build 69:
// hbridgecontroller
module hbridgecontroller(
input PCLK, 				 
input PRESERN, 				 
input PSEL, 				 
input PENABLE, 				 
output wire PREADY, 		 
output wire PSLVERR,		 
input PWRITE,				 
input [31:0] PADDR,			 
input wire [31:0] PWDATA,	 
output reg [31:0] PRDATA,	 
output reg motor1_pwm,
output reg motor2_pwm,
output reg [1:0] motor1_ctrl,
output reg [1:0] motor2_ctrl
); 
assign PSLVERR = 0;
assign PREADY = 1;
wire write_enable = (PENABLE && PWRITE && PSEL);
wire read_enable = (!PWRITE && PSEL); 
wire M1CTRL_WRITE = write_enable && (PADDR[15:0] == 16'h0000);
wire M1CTRL_READ = read_enable && (PADDR[15:0] == 16'h0000);
wire M2CTRL_WRITE = write_enable && (PADDR[15:0] == 16'h0004);
wire M2CTRL_READ = read_enable && (PADDR[15:0] == 16'h0004);
wire M1SPEED_WRITE = write_enable && (PADDR[15:0] == 16'h0008);
wire M1SPEED_READ = read_enable && (PADDR[15:0] == 16'h0008);
wire M2SPEED_WRITE = write_enable && (PADDR[15:0] == 16'h000c);
wire M2SPEED_READ = read_enable && (PADDR[15:0] == 16'h000c);
reg [31:0] counter;
parameter PWM_PERIOD = 200000;   
reg [31:0] M1_duty, M2_duty;
reg [31:0] M1_duty_v, M2_duty_v;
always @(posedge PCLK)
begin
    if (!PRESERN) counter = 0;
    else if (counter >= PWM_PERIOD) counter = 0;
    else counter = counter + 1;
    if (counter < M1_duty && M1_duty > (PWM_PERIOD >> 4)) motor1_pwm <= 1;
    else motor1_pwm <= 0;
    if (counter < M2_duty && M2_duty > (PWM_PERIOD >> 4)) motor2_pwm <= 1;
    else motor2_pwm <= 0;
end
always @(posedge PCLK)
begin
    M1_duty_v = M1_duty;
    M2_duty_v = M2_duty;
	if(!PRESERN)
	begin
        M1_duty_v = 0;
        M2_duty_v = 0;
        motor1_ctrl = 2'b10;
        motor2_ctrl = 2'b10;
    end
    if (M1CTRL_WRITE)
  ...
make LEC_CHECK=0 ABC_AREA=1 CAP_MARGIN=20 CORE_MARGIN=2 CORE_UTILIZATION=57 CTS_CLUSTER_DIAMETER=52 CTS_CLUSTER_SIZE=76 SLEW_MARGIN=20 finish   # period 13.6 ns
run.sh (not shown) runs the stock make flow with config.mk's settings and CLKGATE_MAP_FILE=.
Build 69: flow complete, layout not clean; failing: negative setup slack
The following lists how build 86 was set up differently from build 69:
- CORE_UTILIZATION changed from 57 to 65
- ABC_AREA removed (was 1)
- CTS_CLUSTER_DIAMETER changed from 52 to 35
- CTS_CLUSTER_SIZE removed (was 76)
- the clock period (ns, I/O delays scaled along) changed from 13.6 to 15.4
--- outcome ---
- On number of cells in Yosys stat, the lower figure sits with build 86, not build 69.
- Build 86: it failed with a tool error in global routing, so there are no final results.
- Post-place setup slack (build 86 over build 69): increase, 20 ps
- Sequential share of the synthesized area: build 69 vs build 86 — no meaningful difference
- Looking only at die area, and setting everything else aside, the higher value of build 69 and build 86 goes to build 69.
- Post-synthesis mux area share (higher): build 86
- Diff build 69 -> build 86 | global placer's final weighted congestion | up by more than 10%
- Compared build 86 vs build 69, and instance count of the mapped netlist is down in build 86.
Relative to build 86, the following input files were edited for build 6:
- CORE_UTILIZATION changed from 65 to 64
- CTS_CLUSTER_DIAMETER removed (was 35)
- the clock period (ns, I/O delays scaled along) changed from 15.4 to 18.5
Results
Sort build 86 and build 6 by worst setup timing slack at the placement stage, descending, and build 6 comes first.
Looking at site row count, build 6 sits about 1.7% higher than build 86 does.
Taking build 86 as the reference, in build 6 sum of net half-perimeters after detailed placement now sits lower, post-placement cell area now sits lower, netlist area before placement now sits at about the same level.
Build 6 completed end to end with timing, DRC and antenna clean.

---

The RTL this note starts from:
==> flow/design.v <==
module hbridgecontroller(
input PCLK, 				 
input PRESERN, 				 
input PSEL, 				 
input PENABLE, 				 
output wire PREADY, 		 
output wire PSLVERR,		 
input PWRITE,				 
input [31:0] PADDR,			 
input wire [31:0] PWDATA,	 
output reg [31:0] PRDATA,	 
output reg motor1_pwm,
output reg motor2_pwm,
output reg [1:0] motor1_ctrl,
output reg [1:0] motor2_ctrl
); 
assign PSLVERR = 0;
assign PREADY = 1;
wire write_enable = (PENABLE && PWRITE && PSEL);
wire read_enable = (!PWRITE && PSEL); 
wire M1CTRL_WRITE = write_enable && (PADDR[15:0] == 16'h0000);
wire M1CTRL_READ = read_enable && (PADDR[15:0] == 16'h0000);
wire M2CTRL_WRITE = write_enable && (PADDR[15:0] == 16'h0004);
wire M2CTRL_READ = read_enable && (PADDR[15:0] == 16'h0004);
wire M1SPEED_WRITE = write_enable && (PADDR[15:0] == 16'h0008);
wire M1SPEED_READ = read_enable && (PADDR[15:0] == 16'h0008);
wire M2SPEED_WRITE = write_enable && (PADDR[15:0] == 16'h000c);
wire M2SPEED_READ = read_enable && (PADDR[15:0] == 16'h000c);
reg [31:0] counter;
parameter PWM_PERIOD = 200000;   
reg [31:0] M1_duty, M2_duty;
reg [31:0] M1_duty_v, M2_duty_v;
always @(posedge PCLK)
begin
    if (!PRESERN) counter = 0;
    else if (counter >= PWM_PERIOD) counter = 0;
    else counter = counter + 1;
    if (counter < M1_duty && M1_duty > (PWM_PERIOD >> 4)) motor1_pwm <= 1;
    else motor1_pwm <= 0;
    if (counter < M2_duty && M2_duty > (PWM_PERIOD >> 4)) motor2_pwm <= 1;
    else motor2_pwm <= 0;
end
always @(posedge PCLK)
begin
    M1_duty_v = M1_duty;
    M2_duty_v = M2_duty;
	if(!PRESERN)
	begin
        M1_duty_v = 0;
        M2_duty_v = 0;
        motor1_ctrl = 2'b10;
        motor2_ctrl = 2'b10;
    end
    if (M1CTRL_WRITE)
    begin
        if (PWDATA != 0) motor1_ctrl = 2'b01;
        else motor1_ctrl = 2'b10;
    end
    else if (M1CTRL_READ)
    begin
        if (motor1_ctrl == 2'b10) PRDATA = 1;
        else PRDATA = 0;
    end
    if (M2CTRL_WRITE)
    begin
        if (PWDATA != 0) motor2_ctrl = 2'b01;
        else motor2_ctrl = 2'b10;
    end
    else if (M2CTRL_READ)
    begin
        if (motor2_ctrl == 2'b10) PRDATA = 1;
        else PRDATA = 0;
    end
    else if (M1SPEED_WRITE) 
    begin
        M1_duty_v = (PWM_PERIOD * PWDATA[15:0]) >> 8;
        if (M1_duty_v > PWM_PERIOD) M1_duty_v = PWM_PERIOD;
    end
    else if (M1SPEED_READ) PRDATA = ( M1_duty_v / PWM_PERIOD );
    else if (M2SPEED_WRITE) 
    begin
        M2_duty_v = (PWM_PERIOD * PWDATA[15:0]) >> 8;
        if (M2_duty_v > PWM_PERIOD) M2_duty_v = PWM_PERIOD;
    end
    else if (M2SPEED_READ) PRDATA = ( M2_duty_v / PWM_PERIOD );
    M1_duty <= M1_duty_v;
    M2_duty <= M2_duty_v;
end
endmodule
Settings: LEC_CHECK=0, ABC_AREA=1, CAP_MARGIN=20, CORE_MARGIN=2, CORE_UTILIZATION=72, CTS_CLUSTER_DIAMETER=374, CTS_CLUSTER_SIZE=99, PLACE_DENSITY=0.37, SLEW_MARGIN=20, TNS_END_PERCENT=5; clock period 5.42 ns.
The first run ended with an error in clock tree synthesis.
Then changed:
--- a/flow/config.mk
+++ b/flow/config.mk
@@ -9,8 +9,4 @@
 export CAP_MARGIN = 20
 export CORE_MARGIN = 2
-export CORE_UTILIZATION = 72
-export CTS_CLUSTER_DIAMETER = 374
-export CTS_CLUSTER_SIZE = 99
-export PLACE_DENSITY = 0.37
+export CORE_UTILIZATION = 68
 export SLEW_MARGIN = 20
-export TNS_END_PERCENT = 5
==> flow/constraint.sdc (replaced) <==
create_clock -name core_clock -period 21.2 [get_ports {PCLK}]
set_input_delay 4.2400 -clock core_clock [delete_from_list [all_inputs] [get_ports {PCLK}]]
set_output_delay 4.2400 -clock core_clock [all_outputs]
set_load 0.01 [all_outputs]
The changed run finished clean. Die area grows by 5.7%. Synthesized cell count does not change. Synthesized area stays the same.
Then changed:
--- a/flow/config.mk
+++ b/flow/config.mk
@@ -6,7 +6,6 @@
 export NUM_CORES = 4
 export LEC_CHECK = 0
-export ABC_AREA = 1
 export CAP_MARGIN = 20
 export CORE_MARGIN = 2
-export CORE_UTILIZATION = 68
+export CORE_UTILIZATION = 40
 export SLEW_MARGIN = 20
==> flow/constraint.sdc (replaced) <==
create_clock -name core_clock -period 30.0 [get_ports {PCLK}]
set_input_delay 6.0000 -clock core_clock [delete_from_list [all_inputs] [get_ports {PCLK}]]
set_output_delay 6.0000 -clock core_clock [all_outputs]
set_load 0.01 [all_outputs]
- The changed run finished with timing, DRC and antenna clean
- synthesized cell count falls by 8.1%
- final area went up by 2.0%
- utilization drops by 30 points
- worst setup slack is better by 3600 ps
- wire length grows by about 28%
- sequential share of layout area drops by 0.28 points
- die size goes up by about 70%
- combinational power falls by 33%
- non-clock buffer count came out higher by 9
- first-iteration DRC count goes up by 2.3%
- clock power drops by 26%
Then changed:
--- a/flow/config.mk
+++ b/flow/config.mk
@@ -7,5 +7,7 @@
 export LEC_CHECK = 0
 export CAP_MARGIN = 20
+export CELL_PAD_IN_SITES_DETAIL_PLACEMENT = 2
 export CORE_MARGIN = 2
 export CORE_UTILIZATION = 40
+export HOLD_SLACK_MARGIN = 0.23
 export SLEW_MARGIN = 20
Result: Total power increases by about a fifth. Flip-flop count is unchanged. Cell area hardly moves. Synthesized area is unchanged. Worst hold slack gains 34 ps. Register-to-register slack loses 3100 ps.
Then changed:
--- a/flow/config.mk
+++ b/flow/config.mk
@@ -7,7 +7,7 @@
 export LEC_CHECK = 0
 export CAP_MARGIN = 20
-export CELL_PAD_IN_SITES_DETAIL_PLACEMENT = 2
 export CORE_MARGIN = 2
-export CORE_UTILIZATION = 40
-export HOLD_SLACK_MARGIN = 0.23
+export CORE_UTILIZATION = 68
+export CTS_CLUSTER_DIAMETER = 398
+export CTS_CLUSTER_SIZE = 93
 export SLEW_MARGIN = 20
Effect: Clock-buffer cell count goes down by 2; die size falls by 41%; synthesized area stays the same.

---

RTL: the design.v shown in full above, as it stands there.
clock: 16.9 ns
lec_check: 0
cap_margin: 20
core_margin: 2
core_utilization: 72
cts_cluster_diameter: 41
setup_slack_margin: -0.94
slew_margin: 20
The first run ran to the end with violations: negative setup slack.
==> next run, changes <==
- CORE_UTILIZATION: 72 -> 40
- CTS_CLUSTER_DIAMETER: 41 -> not set
- SETUP_SLACK_MARGIN: -0.94 -> not set
- clock period: 16.9 -> 24.5 ns (I/O delays scaled with it)
=> This time the run ran to the end with no violations. Global-route usage is lower by 21 points. Cell area is lower by a few percent. Worst setup slack improved by 2.7 ns. Via count is lower by about a fifth. Die area is higher by well over a third. Routed wire length is lower by roughly a tenth. Count of clock-buffer cells in the layout is lower by 1.
==> next run, changes <==
- CORE_UTILIZATION: 40 -> 61
- clock period: 24.5 -> 17.3 ns (I/O delays scaled with it)
The new run completed with no timing, DRC or antenna violations.
Worst setup slack is worse by 1.5 ns.
Flip-flop count is unchanged.
Wire length rose by about 2%.
Die area decreases by 34%.
Cell area went up by 8.6%.
Power goes up by 50%.
Area after synthesis does not change.
Via count rises by about 9%.
Clock power rises by 56%.
==> next run, changes <==
- CORE_UTILIZATION: 61 -> 68
- clock period: 17.3 -> 24.5 ns (I/O delays scaled with it)
=> The changed run completed without violations; worst setup slack gains 0.85 ns; critical path depth came out lower by 8; sequential power decreases by 30%; wire length came out lower by 4.6%; first-iteration DRC count grows by 9.0%; clock skew shrinks by 0.011 ns; combinational power falls by 28%.

---

## exp/indigo
// hbridgecontroller: RTL as listed in full above, without the edits since
==> flow/config.mk <==
export PLATFORM = sky130hd
export DESIGN_NAME = hbridgecontroller
export DESIGN_NICKNAME = hbridgecontroller
export VERILOG_FILES = /design/flow/design.v
export SDC_FILE = /design/flow/constraint.sdc
export NUM_CORES = 4
export LEC_CHECK = 0
export ABC_AREA = 1
export CAP_MARGIN = 20
export CELL_PAD_IN_SITES_DETAIL_PLACEMENT = 1
export CELL_PAD_IN_SITES_GLOBAL_PLACEMENT = 2
export CORE_MARGIN = 2
export CORE_UTILIZATION = 23
export CTS_CLUSTER_DIAMETER = 386
export CTS_CLUSTER_SIZE = 47
export PLACE_DENSITY = 0.9
export SLEW_MARGIN = 20
==> flow/constraint.sdc <==
create_clock -name core_clock -period 30.0 [get_ports {PCLK}]
set_input_delay 6.0000 -clock core_clock [delete_from_list [all_inputs] [get_ports {PCLK}]]
set_output_delay 6.0000 -clock core_clock [all_outputs]
set_load 0.01 [all_outputs]
Modified inputs, exp/garnet compared to exp/indigo
- a change of CORE_UTILIZATION from 23 to 40
- a deleted PLACE_DENSITY that had been 0.9
- a change of CTS_CLUSTER_SIZE from 47 to 100
- a change of CTS_CLUSTER_DIAMETER from 386 to 155
- a deleted ABC_AREA that had been 1
- an added SETUP_SLACK_MARGIN of 5.0
- a deleted CELL_PAD_IN_SITES_GLOBAL_PLACEMENT that had been 2
- a deleted CELL_PAD_IN_SITES_DETAIL_PLACEMENT that had been 1
==> comparison <==
The count of plain and timing-repair buffers in exp/garnet is 1.07 times that in exp/indigo.
Compared with exp/indigo, exp/garnet shows a wire length that is 11% higher.
Diff exp/indigo -> exp/garnet | overall die area | decrease of 42%
Input-level comparison between exp/fjord and exp/garnet:
- a change of CTS_CLUSTER_DIAMETER from 155 to 400
- a change of CORE_UTILIZATION from 40 to 30
- a change of CTS_CLUSTER_SIZE from 100 to 94
- a deleted SETUP_SLACK_MARGIN that had been 5.0
Findings:
exp/fjord | status: complete | timing, DRC, antenna: pass
From exp/garnet to exp/fjord the numbers moved as follows: reported net switching power now larger; post-layout worst setup margin now smaller; post-route total power now larger; leakage power comparable; total die area now larger.
Wire length: exp/garnet and exp/fjord compared, lower one is exp/garnet
> inputs changed (exp/fjord -> exp/onyx)
- CORE_UTILIZATION: 30 -> 17
- CTS_CLUSTER_DIAMETER: 400 -> unset
- CTS_CLUSTER_SIZE: 94 -> 69
Findings:
exp/onyx finished end to end and its layout was clean on timing, DRC and antenna.
In exp/onyx, the fraction of standard cell area that is sequential came out 0.49 points below the value in exp/fjord.
Number of optimization iterations in the first detailed-route pass in exp/onyx is 3 below exp/fjord.
exp/fjord → exp/onyx: power down 1.6%, worst setup slack lower, number of buffers other than clock buffers in the final layout shows an increase of about 1%.

---

## run 1
// hbridgecontroller: RTL as listed in full above, without the edits since
Settings: LEC_CHECK=0, ABC_AREA=1, CAP_MARGIN=20, CORE_MARGIN=2, CORE_UTILIZATION=71, PLACE_DENSITY_LB_ADDON=0.11, SETUP_SLACK_MARGIN=4.62, SLEW_MARGIN=20; clock period 15.4 ns.
Run 1 is listed as incomplete: the tool reported an error in 5_1_grt and the run ended there.
Relative to run 1, the following input files were edited for run 2:
Settings: a deleted ABC_AREA that had been 1; a change of CORE_UTILIZATION from 71 to 57; a deleted PLACE_DENSITY_LB_ADDON that had been 0.11; a deleted SETUP_SLACK_MARGIN that had been 4.62; a change of the clock period (ns, I/O delays scaled along) from 15.4 to 14.8.
Notes after the runs:
What the final checks of run 2 revealed, after a flow that finished every stage, was a layout that fails on negative setup slack.
The area fraction in and, or, nand and nor cells of run 2 is lower than that of run 1.
In the metrics for run 2 and run 1, the one carrying the higher final HPWL from detailed placement is run 2.
Relative to run 1, the die extent in x measured on run 2 has increased by more than 10%.
[compare] base=run 1 new=run 2: number of cells after detailed placement higher, post-synthesis share of cell area spent on full adders, half adders and majority gates now larger, yosys stat chip area shows a reduction of about 0.6%.
Input-level comparison between run 3 and run 2:
Settings: CTS_CLUSTER_SIZE now 39, previously not set; CORE_UTILIZATION now 67, was 57; the clock period (ns, I/O delays scaled along) now 15.5, was 14.8.
Findings:
- Run 3: GRT-0116 in 5_1_grt -> run aborted
- Of run 3 and run 2, it is run 3 that has the lower area of the die.
- Comparing the two runs side by side, run 3 comes out behind run 2 on HPWL after detailed placement.
- Area fraction in and, or, nand and nor cells after synthesis essentially unchanged between run 3 and run 2.
- Run 3 vs run 2: post-cts gate resize count up
- Comparing run 2 against run 3, there is no change at all in fraction of registers with async set or reset after synthesis.
- Count of placed standard cells including taps (run 3 vs. run 2) decreases by a few percent
- Re core area: run 3 is about 15% down on run 2.
### run 3 -> run 4
Settings: a change of CORE_UTILIZATION from 67 to 57; a deleted CTS_CLUSTER_SIZE that had been 39; a change of the clock period (ns, I/O delays scaled along) from 15.5 to 13.6.
==> comparison <==
The final report for run 4 shows a completed flow and a layout that fails verification, specifically negative setup slack.
Relative to run 3, the area of the core measured on run 4 has increased by more than 10%.
Run 4 vs run 3, effective utilization at floorplan went down by 10 points.
Area fraction in full adders, half adders and majority gates of run 4 is on par with run 3.
Note that the die boundary width recorded for run 4 amounts to 1.08 times the value seen in run 3.
The inputs of run 5 differ from those of run 4 as listed below.
Settings: an added CTS_CLUSTER_DIAMETER of 302; an added CTS_CLUSTER_SIZE of 98; an added ABC_AREA of 1; a change of CORE_UTILIZATION from 57 to 68.
Results
- Run 5 is listed as incomplete: the tool reported an error in 5_1_grt and the run ended there.
- As far as sequential share of the synthesized area is concerned, run 4 and run 5 perform about the same.
- On die extent in y: run 5 sits below run 4.
- On area after synthesis, the higher figure sits with run 5, not run 4.
- The simple-gate portion of the synthesized area number comes out higher for run 5 vs run 4.
- STATUS post-placement worst setup slack: run 5 wins against run 4
- Comparing run 4 and run 5, the higher area fraction in compound gates is on run 4.
- Compared with run 4, in run 5 core region area shrank by 15%; synthesized-area fraction occupied by xor and xnor cells went down by 2.0 points; yosys stat chip area now sits higher; area enclosed by the die boundary went down by 15%.
No activity file was given, so power comes from the tool's default toggle rates.
